==> v23 <==
## RNG
module RNG(
    input               CLK,
    input               RST,
    input               RND_IN,
    output reg [7:0]    OUT,
    output reg          WE,
    input               FULL
);
make LEC_CHECK=0 CAP_MARGIN=15 CORE_ASPECT_RATIO=0.71 CORE_MARGIN=2 CORE_UTILIZATION=72 CTS_CLUSTER_DIAMETER=90 PLACE_DENSITY=0.6 SETUP_SLACK_MARGIN=0.58 SLEW_MARGIN=20 finish   # period 2.02 ns
run.sh (not shown) runs the stock make flow with config.mk's settings and CLKGATE_MAP_FILE=.
==> v39 (differences from v23) <==
- CAP_MARGIN: 15 -> 20
- CORE_ASPECT_RATIO: 0.71 -> unset
- CORE_UTILIZATION: 72 -> 60
- CTS_CLUSTER_DIAMETER: 90 -> unset
- SETUP_SLACK_MARGIN: 0.58 -> unset
==> flow/constraint.sdc (replaced) <==
create_clock -name core_clock -period 3.64 [get_ports {CLK}]
set_input_delay 0.7280 -clock core_clock [delete_from_list [all_inputs] [get_ports {CLK}]]
set_output_delay 0.7280 -clock core_clock [all_outputs]
set_load 0.01 [all_outputs]
==> impl_metrics.ini <==
; implementation run metrics
[setup_path]
path_max_fanout = 23
critical-path-slowest-cell = or4_1
crit_cells = 5

[status]
status = finished clean

[drt]
wirelength_um = 163000
firstDrtPassIters = 5

[floorplan]
num_rows = 122

[timing]
skew_ps = 23.3
[end of results for v39]
==> impl_metrics.ini <==
; implementation run metrics
[timing]
setup_viol = 1659
skew_ps = 22.9
fin_ws_ps = -510

[drt]
firstDrtPassIters = 6

[yosys]
synth_cell_types = 52
xor_share = 0.0106

[status]
violatedChecks = negative setup slack
status = complete, but fails checks

[setup_path]
crit_cells = 8

[floorplan]
num_rows = 94
[end of results for v23]

* * *

==> inputs of v30 <==
Starting RTL as in the previous note.
Settings: LEC_CHECK=0, CAP_MARGIN=20, CELL_PAD_IN_SITES_DETAIL_PLACEMENT=0, CORE_ASPECT_RATIO=0.73, CORE_MARGIN=2, CORE_UTILIZATION=72, CTS_CLUSTER_DIAMETER=370, CTS_CLUSTER_SIZE=26, GPL_TIMING_DRIVEN=1, MAX_ROUTING_LAYER=met5, PLACE_DENSITY_LB_ADDON=0.05, SETUP_SLACK_MARGIN=0.72, SLEW_MARGIN=40; clock period 2.42 ns.
==> v8: changes against v30 <==
==> flow/config.mk (replaced) <==
export PLATFORM = sky130hd
export DESIGN_NAME = RNG
export DESIGN_NICKNAME = RNG
export VERILOG_FILES = /design/flow/design.v
export SDC_FILE = /design/flow/constraint.sdc
export NUM_CORES = 4
export LEC_CHECK = 0
export CAP_MARGIN = 20
export CELL_PAD_IN_SITES_DETAIL_PLACEMENT = 1
export CELL_PAD_IN_SITES_GLOBAL_PLACEMENT = 1
export CORE_ASPECT_RATIO = 1.59
export CORE_MARGIN = 2
export CORE_UTILIZATION = 50
export CTS_CLUSTER_SIZE = 26
export GPL_TIMING_DRIVEN = 0
export MAX_ROUTING_LAYER = met5
export PLACE_DENSITY_LB_ADDON = 0.07
export SLEW_MARGIN = 0
export TNS_END_PERCENT = 15
==> v33: changes against v30 <==
==> flow/config.mk (replaced) <==
export PLATFORM = sky130hd
export DESIGN_NAME = RNG
export DESIGN_NICKNAME = RNG
export VERILOG_FILES = /design/flow/design.v
export SDC_FILE = /design/flow/constraint.sdc
export NUM_CORES = 4
export LEC_CHECK = 0
export CAP_MARGIN = 15
export CORE_MARGIN = 2
export CORE_UTILIZATION = 72
export CTS_CLUSTER_DIAMETER = 353
export PLACE_DENSITY = 0.6
export SLEW_MARGIN = 20
==> flow/constraint.sdc (replaced) <==
create_clock -name core_clock -period 2.02 [get_ports {CLK}]
set_input_delay 0.4040 -clock core_clock [delete_from_list [all_inputs] [get_ports {CLK}]]
set_output_delay 0.4040 -clock core_clock [all_outputs]
set_load 0.01 [all_outputs]
==> v17: changes against v30 <==
==> flow/config.mk (replaced) <==
export PLATFORM = sky130hd
export DESIGN_NAME = RNG
export DESIGN_NICKNAME = RNG
export VERILOG_FILES = /design/flow/design.v
export SDC_FILE = /design/flow/constraint.sdc
export NUM_CORES = 4
export LEC_CHECK = 0
export ABC_AREA = 1
export CAP_MARGIN = 20
export CELL_PAD_IN_SITES_DETAIL_PLACEMENT = 1
export CELL_PAD_IN_SITES_GLOBAL_PLACEMENT = 1
export CORE_ASPECT_RATIO = 1.59
export CORE_MARGIN = 2
export CORE_UTILIZATION = 50
export CTS_CLUSTER_DIAMETER = 94
export CTS_CLUSTER_SIZE = 26
export GPL_TIMING_DRIVEN = 1
export MAX_ROUTING_LAYER = met5
export PLACE_DENSITY_LB_ADDON = 0.07
export SLEW_MARGIN = 0
export TNS_END_PERCENT = 15
==> results <==
metric                                                                      v30                    v8           v17                   v33
Buffers & Inverters on Critical Path                                          7                     1             5                     5
Result of the run                                               failed layout checks  failed layout checks  no timing/DRC/antenna violations       failed layout checks
Reasons for failing layout checks                          negative setup slack  negative setup slack             -  negative setup slack
Switching power                                                         9130 uW              12100 uW      10200 uW              13300 uW
Sequential cell area in the final layout                            48200 sq um           48200 sq um   48200 sq um           48200 sq um
Static power due to leakage                                           0.0334 uW             0.0345 uW     0.0313 uW             0.0355 uW
DRC violation total after the first TritonRoute iteration                  7178                  6003          3393                  6669
Non-clock buffer share                                                    7.72%                 6.41%         6.48%                 8.61%
Summed negative setup slack over all endpoints                        -39520 ps            -257910 ps          0 ps            -577960 ps
Internal cell power                                                    36400 uW              44000 uW      37400 uW              53500 uW
Met2 demand-to-capacity share in global routing                           51.8%                 68.0%         45.7%                 59.1%
Hold WS                                                                  394 ps                411 ps        432 ps                116 ps
Hold wc startpoint                                                          RST                RND_IN     start[15]                   RST
# clk buffers                                                               103                   196           103                   198
Post-CTS setup buffer count                                                  38                    60             0                    45
Critical path's largest stage delay                                      530 ps                690 ps        340 ps                530 ps
Most used routing layer in global routing                                  met1                  met2          met2                  met2
Amount of wire on met3 after detailed routing                           22.2 mm               30.4 mm       7.08 mm               18.8 mm
Tightest slew margin relative to the limit                                42.8%                 23.2%         55.8%                 48.5%
Per-cell via count in the routed design                                    6.20                  6.23          5.43                  6.14
Post-Place Cell Area                                                72200 sq um           70400 sq um   72300 sq um           73500 sq um
Core box area                                                       92100 sq um          133000 sq um  133000 sq um           91900 sq um
Placed cells                                                               7184                  7799          8063                  7302
Fraction of the mapped netlist area in adder cells                       0.280%                0.280%        0.279%                0.280%
Portion of total power attributed to the clock network                    31.0%                 43.5%         30.5%                 43.4%

* * *

==> job 5380: inputs <==
RNG again, from the RTL that the note above started with.
clock: 3.63 ns
lec_check: 0
abc_area: 1
cap_margin: 20
cell_pad_in_sites_detail_placement: 1
core_margin: 2
core_utilization: 26
cts_cluster_diameter: 311
gpl_timing_driven: 1
min_routing_layer: met1
place_density: 0.86
setup_slack_margin: 0.09
slew_margin: 0
tns_end_percent: 5
==> job 5550 (differences from job 5380) <==
- ABC_AREA: 1 -> unset
- CAP_MARGIN: 20 -> 10
- CELL_PAD_IN_SITES_DETAIL_PLACEMENT: 1 -> unset
- CORE_UTILIZATION: 26 -> 40
- CTS_CLUSTER_DIAMETER: 311 -> unset
- GPL_TIMING_DRIVEN: 1 -> unset
- MIN_ROUTING_LAYER: met1 -> unset
- PLACE_DENSITY: 0.86 -> 0.6
- SETUP_SLACK_MARGIN: 0.09 -> unset
- SLEW_MARGIN: 0 -> 20
- TNS_END_PERCENT: 5 -> unset
==> flow/constraint.sdc (replaced) <==
create_clock -name core_clock -period 2.16 [get_ports {CLK}]
set_input_delay 0.4320 -clock core_clock [delete_from_list [all_inputs] [get_ports {CLK}]]
set_output_delay 0.4320 -clock core_clock [all_outputs]
set_load 0.01 [all_outputs]
==> comparison table <==
quantity                                                                                     job 5550                    job 5380
Run status                                                                 complete, but fails checks  complete, but fails checks
Violated checks                                                                          setup timing                setup timing
Power consumed by sequential cells                                                            34.2 mW                     20.6 mW
Wire length on met2                                                                           78.9 mm                      132 mm
Wire length after detailed routing                                                             169 mm                      308 mm
Crit path largest cell delay                                                                  0.42 ns                     0.84 ns
First-iteration detailed-routing DRC count                                                       4105                       13503
Combined global-route utilization of all metal layers                                           0.197                       0.207
Met3 GRT Util                                                                                  0.0382                      0.0709
Share of the synthesized netlist area taken by xor and xnor gates                              0.0106                      0.0103
Final setup vio count                                                                            1475                         146
Design Power                                                                                  64.4 mW                     40.5 mW
Mean instance size in the synthesized netlist                                               11.2 um^2                   10.8 um^2
Sequential cell area                                                                      0.0482 mm^2                 0.0481 mm^2
Number of diodes                                                                                    0                          27
Endpoint of the worst hold path                                                                upd[1]                   start[14]
Post-layout util                                                                                0.484                       0.300
Slew HR                                                                                         0.359                       0.153
Adder and majority cell fraction of the synthesized area                                      0.00280                     0.00279
Internal portion of total power                                                               51.3 mW                     30.0 mW
Number of rows created at floorplan                                                               150                         186
Syn Std Cell Area                                                                         0.0670 mm^2                 0.0672 mm^2
Worst hold path depth                                                                               4                           2
Setup Buffers After CTS                                                                             9                           0
Total half-perimeter wirelength after legalization and detailed placement                      102 mm                      149 mm
Net count of the mapped netlist                                                                  6018                        6257
Non-Clock Inverter Count                                                                           22                         121

* * *

==> job 1547 <==
RNG again, from the RTL that the note above started with.
clock: 2.02 ns
lec_check: 0
cap_margin: 15
core_aspect_ratio: 0.71
core_margin: 2
core_utilization: 72
cts_cluster_diameter: 90
place_density: 0.6
setup_slack_margin: -0.19
slew_margin: 40
==> inputs of job 7986, as changes to job 1547 <==
- CAP_MARGIN: 15 -> 20
- CORE_ASPECT_RATIO: 0.71 -> unset
- CORE_UTILIZATION: 72 -> 9
- CTS_CLUSTER_DIAMETER: 90 -> unset
- SETUP_SLACK_MARGIN: -0.19 -> unset
- SLEW_MARGIN: 40 -> 20
==> flow/constraint.sdc (replaced) <==
create_clock -name core_clock -period 5.61 [get_ports {CLK}]
set_input_delay 1.1220 -clock core_clock [delete_from_list [all_inputs] [get_ports {CLK}]]
set_output_delay 1.1220 -clock core_clock [all_outputs]
set_load 0.01 [all_outputs]
==> inputs of job 6066, as changes to job 1547 <==
- CAP_MARGIN: 15 -> 20
- CORE_ASPECT_RATIO: 0.71 -> unset
- CTS_CLUSTER_DIAMETER: 90 -> unset
- CTS_CLUSTER_SIZE: unset -> 42
- PLACE_DENSITY: 0.6 -> unset
- SETUP_SLACK_MARGIN: -0.19 -> unset
- SLEW_MARGIN: 40 -> 20
==> flow/constraint.sdc (replaced) <==
create_clock -name core_clock -period 3.8 [get_ports {CLK}]
set_input_delay 0.7600 -clock core_clock [delete_from_list [all_inputs] [get_ports {CLK}]]
set_output_delay 0.7600 -clock core_clock [all_outputs]
set_load 0.01 [all_outputs]
==> inputs of job 4664, as changes to job 1547 <==
- CAP_MARGIN: 15 -> 20
- CORE_ASPECT_RATIO: 0.71 -> unset
- CTS_CLUSTER_DIAMETER: 90 -> 396
- PLACE_DENSITY: 0.6 -> 0.36
- SLEW_MARGIN: 40 -> 20
==> flow/constraint.sdc (replaced) <==
create_clock -name core_clock -period 2.07 [get_ports {CLK}]
set_input_delay 0.4140 -clock core_clock [delete_from_list [all_inputs] [get_ports {CLK}]]
set_output_delay 0.4140 -clock core_clock [all_outputs]
set_load 0.01 [all_outputs]
==> results <==
                                                                     job 7986                  job 4664                  job 1547    job 6066
Status                                       no timing/DRC/antenna violations  finished with violations  finished with violations  no timing/DRC/antenna violations
Violated checks                                                             -              setup timing              setup timing           -
Layout clock buffers                                                      210                       205                       188         198
Worst Max-Slew Pin Slew                                              1.133 ns                  1.043 ns                 0.8835 ns    1.020 ns
Count of cells along the worst hold path                                    2                         5                         5           2
Sw Ratio                                                               20.52%                    19.70%                    20.37%      19.98%
Worst Min Path Start                                    start[9]$_SDFFE_PN0P_                       RST                       RST         RST
Post-layout period usage                                               67.15%                    121.2%                    122.7%      82.02%
CP Max Fanout                                                              15                        13                         8          54
Tool warning count                                                         65                        54                        54          68
GRT Total Usage                                                        4.179%                    35.82%                    36.47%      33.94%
Insertion delay at the late pin of the worst-skew pair                0.80 ns                   0.77 ns                   0.78 ns     0.76 ns
Die span in x                                                        866.7 um                  309.0 um                  366.0 um    309.0 um
Initial DRT Pass Iterations                                                 5                         8                         7           6
Final routed wire length divided by cell count                       10.47 um                  22.36 um                  23.11 um    21.94 um
Most prevalent standard cell on the critical path                       buf_4                         -                    buf_12           -
Setup skew after layout                                            0.04273 ns                0.02037 ns                0.02285 ns  0.02736 ns
Combinational cell fraction of total power                               1.4%                      1.8%                      1.8%        1.5%
Vias post-DR                                                           42,630                    46,250                    46,570      44,050
Utilization of the core after routing                                  11.30%                    85.88%                    84.47%      80.54%
Routed length on met3                                               12,670 um                 18,050 um                 22,640 um   15,850 um
Final #Nets                                                             5,822                     6,237                     6,207       5,941
Leak                                                                 32.11 nW                  34.94 nW                  34.49 nW    32.86 nW
Pin count of the biggest net entering global routing                      236                       211                       193         279
Top layer used by detailed routing                                       met4                      met5                      met5        met5
Power and IR drop assume default switching activity.
